==> inputs of job 2367 <==
==> flow/design.v <==
`timescale 1ns / 1ps
module Contador_Comparador(
	input	clk, rst,
	input enable,
	output reg iguales	
	);
reg [25:0] CuentaCada20ns;
always @ (posedge rst or posedge clk) 
	begin
	  if (rst) CuentaCada20ns <= 0;  
	  else if (iguales) CuentaCada20ns <= 0;
			else if (enable) CuentaCada20ns <= CuentaCada20ns +1;
			else CuentaCada20ns <= CuentaCada20ns;
	end
always @(CuentaCada20ns)
	begin
		if (CuentaCada20ns == 5_000) 
			iguales = 'b1; 
		else iguales = 0;
end
endmodule
`timescale 1ns / 1ps
module Debouncer(
    input Clock,
    input Reset,
    input Switch,
    output reg One_Shot,
	 output reg Sw_Clean
    );
	 parameter [2:0] Ini  = 'b000;
	 parameter [2:0] Shot = 'b001;
	 parameter [2:0] Off1 = 'b011;
	 parameter [2:0] Sw_1 = 'b010;
	 parameter [2:0] Off2 = 'b110;
	 wire Delay_End;
	 reg [2:0] Status;
	 always @ (posedge Reset, posedge Clock)
		begin
			if (Reset)
				Status <= Ini;
			else
				case (Status)
					Ini: if (Switch)
						Status <= Shot;
					else
						Status <= Ini; 
					Shot: Status <= Off1;
					Off1: if (Delay_End)
						Status <= Sw_1;
					else
						Status <= Off1;
					Sw_1: if (~Switch)
						Status <= Off2;
					else
						Status <= Sw_1;
					Off2: if (Delay_End)
						Status <= Ini;
					else
						Status <= Off2;
					default: Status <= Ini;
				endcase
		end
	always @ (Status)
		begin
			case (Status)
				Ini:  begin One_Shot = 'b0; Sw_Clean = 'b0; end
				Shot: begin One_Shot = 'b1; Sw_Clean = 'b0; end
				Off1: begin One_Shot = 'b0; Sw_Clean = 'b1; end
				Sw_1: begin One_Shot = 'b0; Sw_Clean = 'b0; end
				Off2: begin One_Shot = 'b0; Sw_Clean = 'b1; end
				default: begin One_Shot = 'b0; Sw_Clean = 'b0; end
			endcase
		end
	Contador_Comparador CC(.clk(Clock), .rst(Reset), .enable(Switch), .iguales(Delay_End));
endmodule
`timescale 1ns / 1ps
module MaquinaEstados(
	input A,
	input B,
	input clk,
	input reset,
	output reg inc,
	output reg dec
);
parameter espera = 'b0000;
parameter a_0    = 'b0001; 
parameter a_1    = 'b0010; 
parameter b_0    = 'b0011; 
parameter b_1    = 'b0100; 
reg [2:0] estado;
always @ (posedge clk, posedge reset)
begin
	if(reset)
		estado <= 0;
	else
	begin
		case(estado)
		espera:
		begin
			if(A == 1 && B == 0) estado <= a_0;
			else if(B == 1 && A == 0) estado <= b_0;
		end
		a_0:
		begin
			if(B)	estado <= a_1;
		end
		b_0:
		begin
			if(A) estado <= b_1;
		end
		a_1:
		begin
			estado <= espera;
		end
		b_1:
		begin
			estado <= espera;
		end
		default:	estado <= espera;
		endcase
	end
end
always @ (estado)
begin
	case(estado)
	espera:
	begin
		inc = 0;
		dec = 0;
	end
	a_0:
	begin
		inc = 0;
		dec = 0;
	end
	b_0:
	begin
		inc = 0;
		dec = 0;
	end
	a_1:
	begin
		inc = 1;
		dec = 0;
	end
	b_1:
	begin
		inc = 0;
		dec = 1;
	end
	default:
	begin
		inc = 0;
		dec = 0;
	end
	endcase
end
endmodule
`timescale 1ns / 1ps
module SumadorRotary #(parameter [11:0] resetValue = 12'd0)(
	input clk,
	input reset,
	input inc,
	input dec,
	output reg [15:0] result
    );
parameter increase = 15;
	always @ (posedge reset or posedge clk)
		begin
		if(reset) result <= resetValue;
		else if(inc)
		begin
			result <= result+increase;
		end
		else if(dec)
		begin
				result <= result-increase;
		end
		end
endmodule
`timescale 1ns / 1ps
module RotaryEncoders #(parameter [11:0] resetValue = 12'd0)(
	input clk,
	input reset,
	input LeftA,
	input LeftB,
	input RightA,
	input RightB,
	output [15:0] result,
	output [15:0] result2,
	output moved		 
    );
	 wire LeftA_shot;
	 wire LeftB_shot;
	 wire RightA_shot;
	 wire RightB_shot;
	 wire increase;
	 wire decrease;
	 wire [15:0] res;
	 wire increase2;
	 wire decrease2;
	 wire [15:0] res2;
	 Debouncer deb1(.Clock(clk), .Reset(reset), .Switch(LeftA), .Sw_Clean(LeftA_shot));
	 Debouncer deb2(.Clock(clk), .Reset(reset), .Switch(LeftB), .Sw_Clean(LeftB_shot));
	 MaquinaEstados maquina1(.A(LeftA_shot), .B(LeftB_shot), .clk(clk), .reset(reset), .inc(increase), .dec(decrease));
	 SumadorRotary #(resetValue) sumador(.clk(clk), .reset(reset), .inc(increase), .dec(decrease), .result(res));
	 Debouncer deb4(.Clock(clk), .Reset(reset), .Switch(RightA), .Sw_Clean(RightA_shot));
	 Debouncer deb3(.Clock(clk), .Reset(reset), .Switch(RightB), .Sw_Clean(RightB_shot));
	 MaquinaEstados maquina2(.A(RightA_shot), .B(RightB_shot), .clk(clk), .reset(reset), .inc(increase2), .dec(decrease2));
	 SumadorRotary #(resetValue) sumador2(.clk(clk), .reset(reset), .inc(increase2), .dec(decrease2), .result(res2));
	 assign result = res;
	 assign result2 = res2;
	 assign moved = increase | decrease | increase2 | decrease2;
endmodule
`timescale 1ns / 1ps
module clockdiv(
	input wire clk,		 
	input wire clr,		 
	output wire dclk,		 
	output wire segclk	 
	);
reg [16:0] q;
always @(posedge clk or posedge clr)
begin
	if (clr == 1)
		q <= 0;
	else
		q <= q + 1;
end
assign segclk = q[16];
assign dclk = q[0];
endmodule
`timescale 1ns / 1ps
module vga640x480(
	input wire clk,			      
	input wire pix_en,		      
	input wire moved,		      
	input wire clr,	           
	input [15:0] posx,
	input [15:0] posy,
	input [15:0] posx2,
	input [15:0] posy2,
	output wire hsync,		  
	output wire vsync,		 
	output reg[2:0] red,	      
	output reg[2:0] green,    
	output reg[1:0] blue,	    
	output [3:0] score1,
	output [3:0] score2
	);
parameter cursor_width  = 20;
parameter cursor_height = 20;
parameter ball_size = 10;
reg [15:0] ball_x;
reg [15:0] ball_y;
localparam [6:0] cursor_size_player1 = 20;
localparam [6:0] cursor_size_player2 = 20;
reg [3:0] player1_score;
reg [3:0] player2_score;
reg [7:0] player1_color;
reg [7:0] player2_color;
parameter hpixels  = 800;        
parameter vlines   = 521;       
parameter hpulse   = 96; 	    
parameter vpulse   = 2; 	   
parameter hbp      = 144; 	  
parameter hfp      = 784; 	 
parameter vbp      = 31;   
parameter vfp      = 511; 
reg [9:0] hc;
reg [9:0] vc;
always @(posedge clk or posedge clr)
begin
	if (clr == 1)
	begin
		hc <= 0;
		vc <= 0;
	end
	else if (pix_en)
	begin
		if (hc < hpixels - 1)
			hc <= hc + 1;
		else
		begin
			hc <= 0;
			if (vc < vlines - 1)
				vc <= vc + 1;
			else
				vc <= 0;
		end
	end
end
assign hsync = (hc < hpulse) ? 0:1;
assign vsync = (vc < vpulse) ? 0:1;
reg printH_player1;
reg printV_player1;
reg printH_ball;
reg printV_ball;
reg printH_player2;
reg printV_player2;
always @*
begin
	printV_player1 = (vc > vbp + posy && vc < vbp + posy + cursor_size_player1);
	printV_player2 = (vc > vbp + posy2 && vc < vbp + posy2 + cursor_size_player2);
	printV_ball    = (vc > vbp + ball_y && vc < vbp + ball_y + ball_size);
end
always @*
begin
	printH_player1 = (hc > hbp + posx && hc < hbp + posx + cursor_size_player1);
	printH_player2 = (hc > hbp + posx2 && hc < hbp + posx2 + cursor_size_player2);
	printH_ball    = (hc > hbp + ball_x && hc < hbp + ball_x + ball_size);
end
always @ (printH_player1, printV_player1, printH_player2, printV_player2, printH_ball, printV_ball, player1_color, player2_color)
begin
	if(printH_player1 && printV_player1 && printH_ball && printV_ball && printH_player2 && printV_player2)
	begin
		red = 3'b101;
		green = 3'b110;
		blue = 2'b01;
	end
	else if(printH_player1 && printV_player1)
	begin
		red = player1_color[7:5];
		green = player1_color[4:2];
		blue = player1_color[1:0];
	end
	else if(printH_player2 && printV_player2)
	begin
		red = player2_color[7:5];
		green = player2_color[4:2];
		blue = player2_color[1:0];
	end
	else if(printH_ball && printV_ball)
	begin
		red = 3'b001;
		green = 3'b111;
		blue = 2'b01;
	end
	else
	begin
		red = 3'b000;
		green = 3'b000;
		blue = 2'b00;
	end
end
reg [8:0] random;
always @(posedge clk or posedge clr)
begin
	if (clr == 1)
		random <= 0;
	else if (pix_en)
	begin
		if (random == 400)
			random <= 0;
		else
			random <= random + 1'b1;
	end
end
reg moved_q;
always @(posedge clk or posedge clr)
begin
	if (clr == 1)
	begin
		moved_q <= 0;
		ball_x <= 300;
		ball_y <= 300;
		player1_score <= 0;
		player2_score <= 0;
		player1_color <= 8'b11100110;
		player2_color <= 8'b00101011;
	end
	else
	begin
		moved_q <= moved;
		if (moved_q)
		begin
			if((ball_x >= posx && ball_x <= posx + cursor_size_player1) && (ball_y >= posy && ball_y <= posy + cursor_size_player1))
			begin
				ball_x <= random[8:0] ;
				ball_y <= random[8:0] ;
				player1_score <= player1_score + 1;
				player1_color <= player1_color+1;
			end
			else if((ball_x >= posx2 && ball_x <= posx2 + cursor_size_player2) && (ball_y >= posy2 && ball_y <= posy2 + cursor_size_player2))
			begin
				ball_x <= random[8:0] ;
				ball_y <= random[8:0] ;
				player2_score <= player2_score + 1;
				player2_color <= player2_color+1;
			end
		end
	end
end
assign score1 = player1_score;
assign score2 = player2_score;
endmodule
`timescale 1ns / 1ps
module nCounter #(parameter integer limit=2, parameter busSize = 4)(
    input clk, enable, rst,
    output reg [busSize-1:0] count,
	 output reg overflow
    );
	 always @ (posedge rst, posedge clk)
	 begin
		if(rst)
		begin
			count<='b0;
			overflow <= 0;
		end
		else
		begin
		overflow <= 0;
		if(count == limit)  
			begin
				count<='b0;
				overflow <= 1;
			end
		else if(enable)
			count<=count+'b1;
		end
	 end
endmodule
`timescale 1ns / 1ps
module Timer #(parameter busSize = 26, parameter binTime = 50_000_000)(
    input clk, enable, rst,
    output reg toggle
    );
	 reg [busSize-1:0] localCount;
	 reg [busSize-1:0] limit;
	always @ (posedge rst, posedge clk) 
	begin
		if (rst) begin localCount <= 0; limit <= binTime; end
		else if (toggle) localCount <= 0;
		else if (enable) localCount <= localCount +1;
	end
	always @ (limit, localCount) 
	begin
		if (localCount == limit) toggle = 'b1; 
		else toggle = 'b0;
	end
endmodule
`timescale 1ns / 1ps
module Mux4_4(
    input [3:0] numA,
	 input [3:0] numB,
	 input [3:0] numC,
	 input [3:0] numD,
    input [1:0] sw,
    output [3:0] out
    );
	 assign out = (sw[0] == 1) ? (sw[1] == 1 ? numD : numB) : (sw[1] == 1 ? numC : numA);
endmodule
`timescale 1ns / 1ps
module bin_to_hex(
    input w,
    input x,
    input y,
    input z,
    output [6:0] num
    );
		assign num[6]= (~w&~x&~y&z)| (~w&x&~y&~z)| (w&x&~y&z)| (w&~x&y&z);
		assign num[5]= (w&x&y&z)| (w&x&y&~z)| (w&x&~y&~z)| (w&~x&y&z)|(~w&x&y&~z)|(~w&x&~y&z);
		assign num[4]= (~w&~x&y&~z)| (w&x&~y&~z)| (w&x&y);
		assign num[3]= (x&y&z)| (~x&~y&z)| (w&~x&y&~z)| (~w&x&~y&~z);
		assign num[2]= (~w&z)| (~x&~y&z)| (~w&x&~y);
		assign num[1] = (~w&~x&~y&z)| (~w&~x&y&z)| (~w&~x&y&~z)| (~w&x&y&z)| (w&x&~y&z);
		assign num[0]= (~w&~x&~y)| (~w&x&y&z)| (w&x&~y&~z);
endmodule
`timescale 1ns / 1ps
module Display(
	 input clk,
	 input rst,
	 input [3:0]A, 
	 input [3:0]B, 
	 input [3:0]C, 
	 input [3:0]D,
    output [6:0] numOut,
    output [3:0] transistor
    );
	 wire tggl;
	 wire [1:0] switcher;
	 wire [3:0] currentNumber;
	 Timer #(22, 250_000) dispTimer(.clk(clk), .enable(1'b1), .rst(rst), .toggle(tggl));  
	 nCounter #(4, 2) switch(.clk(clk),.count(switcher), .enable(tggl), .rst(rst), .overflow());  
	 Mux4_4 numbers(.sw(switcher), .numA(D), .numB(C), .numC(B), .numD(A), .out(currentNumber));
	 Mux4_4 oneCold(.sw(switcher), .numA(4'b0111), .numB(4'b1011), .numC(4'b1101), .numD(4'b1110), .out(transistor));
	 bin_to_hex converter(.w(currentNumber[3]),.x(currentNumber[2]),.y(currentNumber[1]),.z(currentNumber[0]), .num(numOut));	 
endmodule
`timescale 1ns / 1ps
module SuperBallPickupMasterRotaryChampionDeluxe5(
	input LeftA,
	input LeftB,
	input RightA,
	input RightB,
	input LeftA2,
	input LeftB2,
	input RightA2,
	input RightB2,
	input wire clk,			 
	input wire reset,			 
	output wire [6:0] seg,	 
	output wire [3:0] an,	 
	output wire dp,			 
	output wire [2:0] red,	 
	output wire [2:0] green, 
	output wire [1:0] blue,	 
	output wire hsync,		 
	output wire vsync,			 
	output resetOut
	);
wire segclk;
wire dclk;
assign dp = 1;
wire [15:0] posx;
wire [15:0] posy;
wire [15:0] posx2;
wire [15:0] posy2;
wire moved1;
wire moved2;
RotaryEncoders #(12'd100) rot(.clk(clk),.reset(reset), .LeftA(LeftA),.LeftB(LeftB),.RightA(RightA),.RightB(RightB),.result(posx),.result2(posy),.moved(moved1));
RotaryEncoders #(12'd400) rot2(.clk(clk),.reset(reset), .LeftA(LeftA2),.LeftB(LeftB2),.RightA(RightA2),.RightB(RightB2),.result(posx2),.result2(posy2),.moved(moved2));
clockdiv U1(.clk(clk),.clr(reset),.segclk(segclk),.dclk(dclk));
wire [3:0] score1;
wire [3:0] score2;
vga640x480 U3(.clk(clk),.pix_en(~dclk),.moved(moved1 | moved2),.clr(reset),.hsync(hsync),.vsync(vsync), .posx(posx), .posy(posy),  .posx2(posx2), .posy2(posy2), .red(red),.green(green),.blue(blue),.score1(score1),.score2(score2));
Display outputDisp(.clk(clk),.rst(reset),.A(4'b0001),.B(score1),.C(4'b0010),.D(score2),.numOut(seg),.transistor(an));
assign resetOut = reset;
endmodule
==> flow/run.sh <==
#!/bin/bash
# the make line also repeats each setting of config.mk as NAME=value (left out here)
make -C /OpenROAD-flow-scripts/flow DESIGN_CONFIG=/design/flow/config.mk WORK_HOME=/design/flow/orfs CLKGATE_MAP_FILE= finish
==> flow/config.mk <==
export PLATFORM = sky130hd
export DESIGN_NAME = SuperBallPickupMasterRotaryChampionDeluxe5
export DESIGN_NICKNAME = SuperBallPickupMasterRotaryChampionDeluxe5
export VERILOG_FILES = /design/flow/design.v
export SDC_FILE = /design/flow/constraint.sdc
export NUM_CORES = 4
export LEC_CHECK = 0
export ABC_AREA = 0
export CAP_MARGIN = 20
export CELL_PAD_IN_SITES_GLOBAL_PLACEMENT = 3
export CORE_ASPECT_RATIO = 1.35
export CORE_MARGIN = 5
export CORE_UTILIZATION = 27
export CTS_CLUSTER_SIZE = 36
export GPL_ROUTABILITY_DRIVEN = 0
export MIN_ROUTING_LAYER = met2
export PLACE_DENSITY_LB_ADDON = 0.12
export SETUP_SLACK_MARGIN = -0.6
export SLEW_MARGIN = 20
export TNS_END_PERCENT = 90
==> flow/constraint.sdc <==
create_clock -name core_clock -period 12.7 [get_ports {clk}]
set_input_delay 2.5400 -clock core_clock [delete_from_list [all_inputs] [get_ports {clk}]]
set_output_delay 2.5400 -clock core_clock [all_outputs]
set_load 0.01 [all_outputs]
==> job 9167: changes against job 2367 <==
Settings changed: ABC_AREA 0 to 1, CELL_PAD_IN_SITES_GLOBAL_PLACEMENT 3 to unset, CORE_ASPECT_RATIO 1.35 to unset, CORE_MARGIN 5 to 2, CORE_UTILIZATION 27 to 72, CTS_CLUSTER_SIZE 36 to unset, GPL_ROUTABILITY_DRIVEN 0 to unset, MAX_ROUTING_LAYER set to met4, MIN_ROUTING_LAYER met2 to unset, PLACE_DENSITY_LB_ADDON 0.12 to unset, SETUP_SLACK_MARGIN -0.6 to 0.5, TNS_END_PERCENT 90 to unset.
==> flow/constraint.sdc (replaced) <==
create_clock -name core_clock -period 5.7 [get_ports {clk}]
set_input_delay 1.1400 -clock core_clock [delete_from_list [all_inputs] [get_ports {clk}]]
set_output_delay 1.1400 -clock core_clock [all_outputs]
set_load 0.01 [all_outputs]
==> job 6339: changes against job 2367 <==
Settings changed: ABC_AREA 0 to 1, CAP_MARGIN 20 to 40, CELL_PAD_IN_SITES_GLOBAL_PLACEMENT 3 to unset, CORE_ASPECT_RATIO 1.35 to unset, CORE_MARGIN 5 to 2, CORE_UTILIZATION 27 to 69, CTS_CLUSTER_SIZE 36 to 90, GPL_ROUTABILITY_DRIVEN 0 to unset, MIN_ROUTING_LAYER met2 to unset, PLACE_DENSITY_LB_ADDON 0.12 to unset, SETUP_SLACK_MARGIN -0.6 to unset, TNS_END_PERCENT 90 to unset.
==> flow/constraint.sdc (replaced) <==
create_clock -name core_clock -period 11.3 [get_ports {clk}]
set_input_delay 2.2600 -clock core_clock [delete_from_list [all_inputs] [get_ports {clk}]]
set_output_delay 2.2600 -clock core_clock [all_outputs]
set_load 0.01 [all_outputs]
==> comparison table <==
quantity	job 9167	job 2367	job 6339
Routed met3 length	3760 um	30100 um	3740 um
Sw frac	26.1%	26.8%	27.0%
Number of unique standard cell types used by synthesis	71	90	71
Ys cells	4161	3086	4161
Combinational fraction of design power	8.9%	7.7%	9.4%
Wire length of the first global-routing pass	120000 um	129000 um	120000 um
P_sw	1930 uW	912 uW	964 uW
Core Density at Floorplan	73.4%	27.2%	69.9%
Library cell with the highest instance count after synthesis	sky130_fd_sc_hd__nand2_1	sky130_fd_sc_hd__dfrtp_1	sky130_fd_sc_hd__nand2_1
Register area	10600 um2	10600 um2	10600 um2
Adder Share, Synth	12.2%	13.3%	12.2%
Post-Synthesis Net Count	4471	3396	4471
Instance count of the mapped netlist	4161	3086	4161
Gp weighted congestion	0.965	-	0.906
Clock distribution area overhead in the final layout	5.02%	5.54%	4.57%
Worst reg-to-reg setup slack	2.00 ns	8.03 ns	7.30 ns
# placed instances	4704	4469	4754
Worst Setup EP	blue[0]	green[0]	red[0]
Minimum hold slack	0.440 ns	0.428 ns	0.436 ns
Met1 track demand over resource	43.6%	0%	42.4%
Total global routing track utilization	33.0%	20.8%	30.5%
Highest routed layer	met4	met5	met4
Status	complete, no violations	complete, no violations	complete, no violations
Maximum fanout count along the critical path	5	9	13
Setup slack at placement	0.517 ns	4.89 ns	4.75 ns
Final-layout fill cell count	3005	11100	3496
Antenna violations before repair	0	1	0
Power figures rest on the tool's default switching activity, not on a simulated workload.
